## maple
## pe_tile_new_unq1
module pe_tile_new_unq1 (
clk,
config_addr,
config_data,
out_BUS16_S0_T0,
in_BUS16_S0_T0,
out_BUS16_S0_T1,
in_BUS16_S0_T1,
out_BUS16_S0_T2,
in_BUS16_S0_T2,
out_BUS16_S0_T3,
in_BUS16_S0_T3,
out_BUS16_S0_T4,
in_BUS16_S0_T4,
out_BUS16_S1_T0,
in_BUS16_S1_T0,
out_BUS16_S1_T1,
in_BUS16_S1_T1,
out_BUS16_S1_T2,
in_BUS16_S1_T2,
out_BUS16_S1_T3,
in_BUS16_S1_T3,
out_BUS16_S1_T4,
in_BUS16_S1_T4,
out_BUS16_S2_T0,
in_BUS16_S2_T0,
out_BUS16_S2_T1,
in_BUS16_S2_T1,
out_BUS16_S2_T2,
in_BUS16_S2_T2,
out_BUS16_S2_T3,
in_BUS16_S2_T3,
out_BUS16_S2_T4,
in_BUS16_S2_T4,
out_BUS16_S3_T0,
in_BUS16_S3_T0,
out_BUS16_S3_T1,
in_BUS16_S3_T1,
out_BUS16_S3_T2,
in_BUS16_S3_T2,
out_BUS16_S3_T3,
in_BUS16_S3_T3,
out_BUS16_S3_T4,
in_BUS16_S3_T4,
out_BUS1_S0_T0,
in_BUS1_S0_T0,
out_BUS1_S0_T1,
in_BUS1_S0_T1,
out_BUS1_S0_T2,
in_BUS1_S0_T2,
out_BUS1_S0_T3,
in_BUS1_S0_T3,
out_BUS1_S0_T4,
in_BUS1_S0_T4,
out_BUS1_S1_T0,
in_BUS1_S1_T0,
out_BUS1_S1_T1,
in_BUS1_S1_T1,
out_BUS1_S1_T2,
in_BUS1_S1_T2,
out_BUS1_S1_T3,
in_BUS1_S1_T3,
out_BUS1_S1_T4,
in_BUS1_S1_T4,
out_BUS1_S2_T0,
in_BUS1_S2_T0,
out_BUS1_S2_T1,
in_BUS1_S2_T1,
out_BUS1_S2_T2,
in_BUS1_S2_T2,
out_BUS1_S2_T3,
in_BUS1_S2_T3,
out_BUS1_S2_T4,
in_BUS1_S2_T4,
out_BUS1_S3_T0,
in_BUS1_S3_T0,
out_BUS1_S3_T1,
in_BUS1_S3_T1,
out_BUS1_S3_T2,
in_BUS1_S3_T2,
out_BUS1_S3_T3,
in_BUS1_S3_T3,
out_BUS1_S3_T4,
in_BUS1_S3_T4,
reset,
tile_id
);
Size in the first run: ~6400 cells after synthesis, about 51000 µm² of cells after synthesis.
==> flow/config.mk <==
export PLATFORM = sky130hd
export DESIGN_NAME = pe_tile_new_unq1
export DESIGN_NICKNAME = pe_tile_new_unq1
export VERILOG_FILES = /design/flow/design.v
export SDC_FILE = /design/flow/constraint.sdc
export NUM_CORES = 4
export LEC_CHECK = 0
export CAP_MARGIN = 10
export CORE_MARGIN = 2
export CORE_UTILIZATION = 27
export MAX_ROUTING_LAYER = met4
export PLACE_DENSITY_LB_ADDON = 0.23
export SETUP_SLACK_MARGIN = 2.66
export SLEW_MARGIN = 20
export TNS_END_PERCENT = 20
==> flow/constraint.sdc <==
create_clock -name core_clock -period 25.8 [get_ports {clk}]
set_input_delay 5.1600 -clock core_clock [delete_from_list [all_inputs] [get_ports {clk}]]
set_output_delay 5.1600 -clock core_clock [all_outputs]
set_load 0.01 [all_outputs]
run.sh (not shown) runs the stock make flow with config.mk's settings and CLKGATE_MAP_FILE=.
maple: all stages complete, timing, DRC and antenna checks passed
For yarrow, these inputs were changed with respect to maple:
==> flow/config.mk <==
export PLATFORM = sky130hd
export DESIGN_NAME = pe_tile_new_unq1
export DESIGN_NICKNAME = pe_tile_new_unq1
export VERILOG_FILES = /design/flow/design.v
export SDC_FILE = /design/flow/constraint.sdc
export NUM_CORES = 4
export LEC_CHECK = 0
export CAP_MARGIN = 20
export CORE_MARGIN = 2
export CORE_UTILIZATION = 69
export CTS_CLUSTER_SIZE = 97
export SLEW_MARGIN = 20
==> flow/constraint.sdc <==
create_clock -name core_clock -period 16.4 [get_ports {clk}]
set_input_delay 3.2800 -clock core_clock [delete_from_list [all_inputs] [get_ports {clk}]]
set_output_delay 3.2800 -clock core_clock [all_outputs]
set_load 0.01 [all_outputs]
### Flow results
yarrow never completed, since it errored out during global routing (5_1_grt).
Of yarrow and maple, it is yarrow that has the higher number of gates given a new drive strength after cts.
Compared with maple, in yarrow yosys stat chip area neither gained nor lost much, area of the placeable core lost 61%, height of the die lost 37%.
Cell count after placement (maple / yarrow): 1.17
yarrow -> maple: total I/O pin count delta 0, exact match
yarrow vs maple: final HPWL from detailed placement down by more than 10%
Edits applied to the flow inputs when going from yarrow to amber:
--- a/flow/config.mk
+++ b/flow/config.mk
@@ -8,5 +8,4 @@
 export CAP_MARGIN = 20
 export CORE_MARGIN = 2
-export CORE_UTILIZATION = 69
-export CTS_CLUSTER_SIZE = 97
+export CORE_UTILIZATION = 31
 export SLEW_MARGIN = 20
==> flow/constraint.sdc <==
create_clock -name core_clock -period 19.0 [get_ports {clk}]
set_input_delay 3.8000 -clock core_clock [delete_from_list [all_inputs] [get_ports {clk}]]
set_output_delay 3.8000 -clock core_clock [all_outputs]
set_load 0.01 [all_outputs]
### Flow results
- In summary, amber completed successfully, with a layout that passed the timing, DRC and antenna checks.
- | cell row count | higher: amber |
- From yarrow to amber the numbers moved as follows: multiplexer share of the synthesized area has remained practically unchanged, post-placement cell count saw an increase.
- From yarrow to amber the numbers moved as follows: die footprint increased about 120%; mean area per synthesized cell has remained practically unchanged.
- Per the comparison of amber with yarrow, number of buffers added by the clock tree synthesis step picked up an extra 12; deepest clock path buffer count barely changed.
- Comparing amber with yarrow, the number of synthesized flops with an enable pin came out essentially unchanged.
Here is what was changed in the inputs of garnet compared with amber.
--- a/flow/config.mk
+++ b/flow/config.mk
@@ -8,4 +8,4 @@
 export CAP_MARGIN = 20
 export CORE_MARGIN = 2
-export CORE_UTILIZATION = 31
+export CORE_UTILIZATION = 58
 export SLEW_MARGIN = 20
==> flow/constraint.sdc <==
create_clock -name core_clock -period 10.6 [get_ports {clk}]
set_input_delay 2.1200 -clock core_clock [delete_from_list [all_inputs] [get_ports {clk}]]
set_output_delay 2.1200 -clock core_clock [all_outputs]
set_load 0.01 [all_outputs]
==> results <==
Going from amber to garnet, number of instances in the placed design fell 2.5%, floorplan core area went down, count of H-tree levels built during CTS lost 1.
| starting density of the core | garnet vs amber | 27 points higher |
Going from amber to garnet, die extent in x shrank by more than a quarter.
Diff amber -> garnet | routability congestion estimate from global placement | up by more than 10%
As of garnet, total die size had fallen by more than a quarter compared to amber.
Status(garnet) = ERROR, stage = global routing (5_1_grt)
garnet vs amber — post-cts resize count rose 2724.

========
## nickel
pe_tile_new_unq1 again, from the RTL that the note above started with.
==> flow/design.v (excerpt) <==
module pe_tile_new_unq1 (
clk,
config_addr,
config_data,
out_BUS16_S0_T0,
in_BUS16_S0_T0,
out_BUS16_S0_T1,
in_BUS16_S0_T1,
out_BUS16_S0_T2,
in_BUS16_S0_T2,
out_BUS16_S0_T3,
in_BUS16_S0_T3,
out_BUS16_S0_T4,
in_BUS16_S0_T4,
out_BUS16_S1_T0,
in_BUS16_S1_T0,
out_BUS16_S1_T1,
in_BUS16_S1_T1,
out_BUS16_S1_T2,
in_BUS16_S1_T2,
out_BUS16_S1_T3,
in_BUS16_S1_T3,
out_BUS16_S1_T4,
in_BUS16_S1_T4,
out_BUS16_S2_T0,
in_BUS16_S2_T0,
out_BUS16_S2_T1,
in_BUS16_S2_T1,
out_BUS16_S2_T2,
in_BUS16_S2_T2,
out_BUS16_S2_T3,
in_BUS16_S2_T3,
out_BUS16_S2_T4,
in_BUS16_S2_T4,
out_BUS16_S3_T0,
in_BUS16_S3_T0,
out_BUS16_S3_T1,
in_BUS16_S3_T1,
out_BUS16_S3_T2,
in_BUS16_S3_T2,
out_BUS16_S3_T3,
in_BUS16_S3_T3,
out_BUS16_S3_T4,
in_BUS16_S3_T4,
out_BUS1_S0_T0,
in_BUS1_S0_T0,
out_BUS1_S0_T1,
in_BUS1_S0_T1,
out_BUS1_S0_T2,
in_BUS1_S0_T2,
out_BUS1_S0_T3,
in_BUS1_S0_T3,
out_BUS1_S0_T4,
in_BUS1_S0_T4,
out_BUS1_S1_T0,
in_BUS1_S1_T0,
out_BUS1_S1_T1,
in_BUS1_S1_T1,
out_BUS1_S1_T2,
in_BUS1_S1_T2,
out_BUS1_S1_T3,
in_BUS1_S1_T3,
out_BUS1_S1_T4,
in_BUS1_S1_T4,
out_BUS1_S2_T0,
in_BUS1_S2_T0,
out_BUS1_S2_T1,
in_BUS1_S2_T1,
out_BUS1_S2_T2,
in_BUS1_S2_T2,
out_BUS1_S2_T3,
in_BUS1_S2_T3,
out_BUS1_S2_T4,
in_BUS1_S2_T4,
out_BUS1_S3_T0,
in_BUS1_S3_T0,
out_BUS1_S3_T1,
in_BUS1_S3_T1,
out_BUS1_S3_T2,
in_BUS1_S3_T2,
out_BUS1_S3_T3,
in_BUS1_S3_T3,
out_BUS1_S3_T4,
in_BUS1_S3_T4,
reset,
tile_id
);
  input clk;
  input [31:0] config_addr;
  input [31:0] config_data;
  output [15:0] out_BUS16_S0_T0;
  input [15:0] in_BUS16_S0_T0;
  output [15:0] out_BUS16_S0_T1;
  input [15:0] in_BUS16_S0_T1;
  output [15:0] out_BUS16_S0_T2;
  ...
Settings: LEC_CHECK=0, CAP_MARGIN=5, CELL_PAD_IN_SITES_DETAIL_PLACEMENT=2, CELL_PAD_IN_SITES_GLOBAL_PLACEMENT=1, CORE_ASPECT_RATIO=1.82, CORE_MARGIN=2, CORE_UTILIZATION=40, CTS_CLUSTER_DIAMETER=240, GPL_ROUTABILITY_DRIVEN=0, PLACE_DENSITY_LB_ADDON=0.03, SLEW_MARGIN=20; clock period 30.7 ns.
nickel failed in global routing (5_1_grt) with GRT-0116.
Setup changes, nickel to quartz
Settings: a deleted CELL_PAD_IN_SITES_DETAIL_PLACEMENT that had been 2; a deleted CORE_ASPECT_RATIO that had been 1.82; a deleted GPL_ROUTABILITY_DRIVEN that had been 0; a deleted CTS_CLUSTER_DIAMETER that had been 240; a deleted CELL_PAD_IN_SITES_GLOBAL_PLACEMENT that had been 1; a change of CAP_MARGIN from 5 to 20; a change of CORE_UTILIZATION from 40 to 57; a deleted PLACE_DENSITY_LB_ADDON that had been 0.03; a change of the clock period (ns, I/O delays scaled along) from 30.7 to 10.6.
--- outcome ---
- quartz | ERROR | global routing (5_1_grt)
- quartz against nickel: fraction of the core area occupied by cells at floorplan has increased, die area fell by 39,000 um^2, HPWL reported at the end of detailed placement fell 20%, overall die height -180 um.
- Pre-CTS setup slack: quartz vs nickel down 9420 ps
diff inputs: quartz => zinc
Settings: SETUP_SLACK_MARGIN: unset -> 2.8; CORE_UTILIZATION: 57 -> 46.
--- outcome ---
NOTE: floorplan-stage core utilization in zinc falls short of that of quartz
Ran to the end and failed final checks on negative setup slack: zinc.
Diff quartz -> zinc: post-cts sizing count rose by 84%, yosys stat chip area stayed essentially flat.
### zinc -> fjord
Settings: SETUP_SLACK_MARGIN now 2.77, was 2.8; CORE_UTILIZATION now 45, was 46.
==> comparison <==
- fjord does worse than zinc on first-iteration DRC count.
- Changes observed in fjord relative to zinc: setup TNS decreased by 10,690 ps relative to the old numbers, total power after layout lower, switching power summed over all nets saw a decrease, setup slack of the most critical reg-to-reg path -2620 ps, total core area increased by 2100 um^2 relative to the old numbers.
- [fjord vs zinc] global-route usage: higher in fjord
- None of the runs fjord and zinc ends with a clean layout.
- zinc ran in full, but the layout does not pass; the checks complain about negative setup slack.
- The run showing the smaller fraction of power spent switching nets is fjord.
- Between fjord and zinc, the via total after detailed routing does not differ in any meaningful way.
- Going from zinc to fjord, worst hold slack grows by 41 ps.
- Final critical-path required period in fjord is 18 ps higher than in zinc
No activity file was given, so power comes from the tool's default toggle rates.
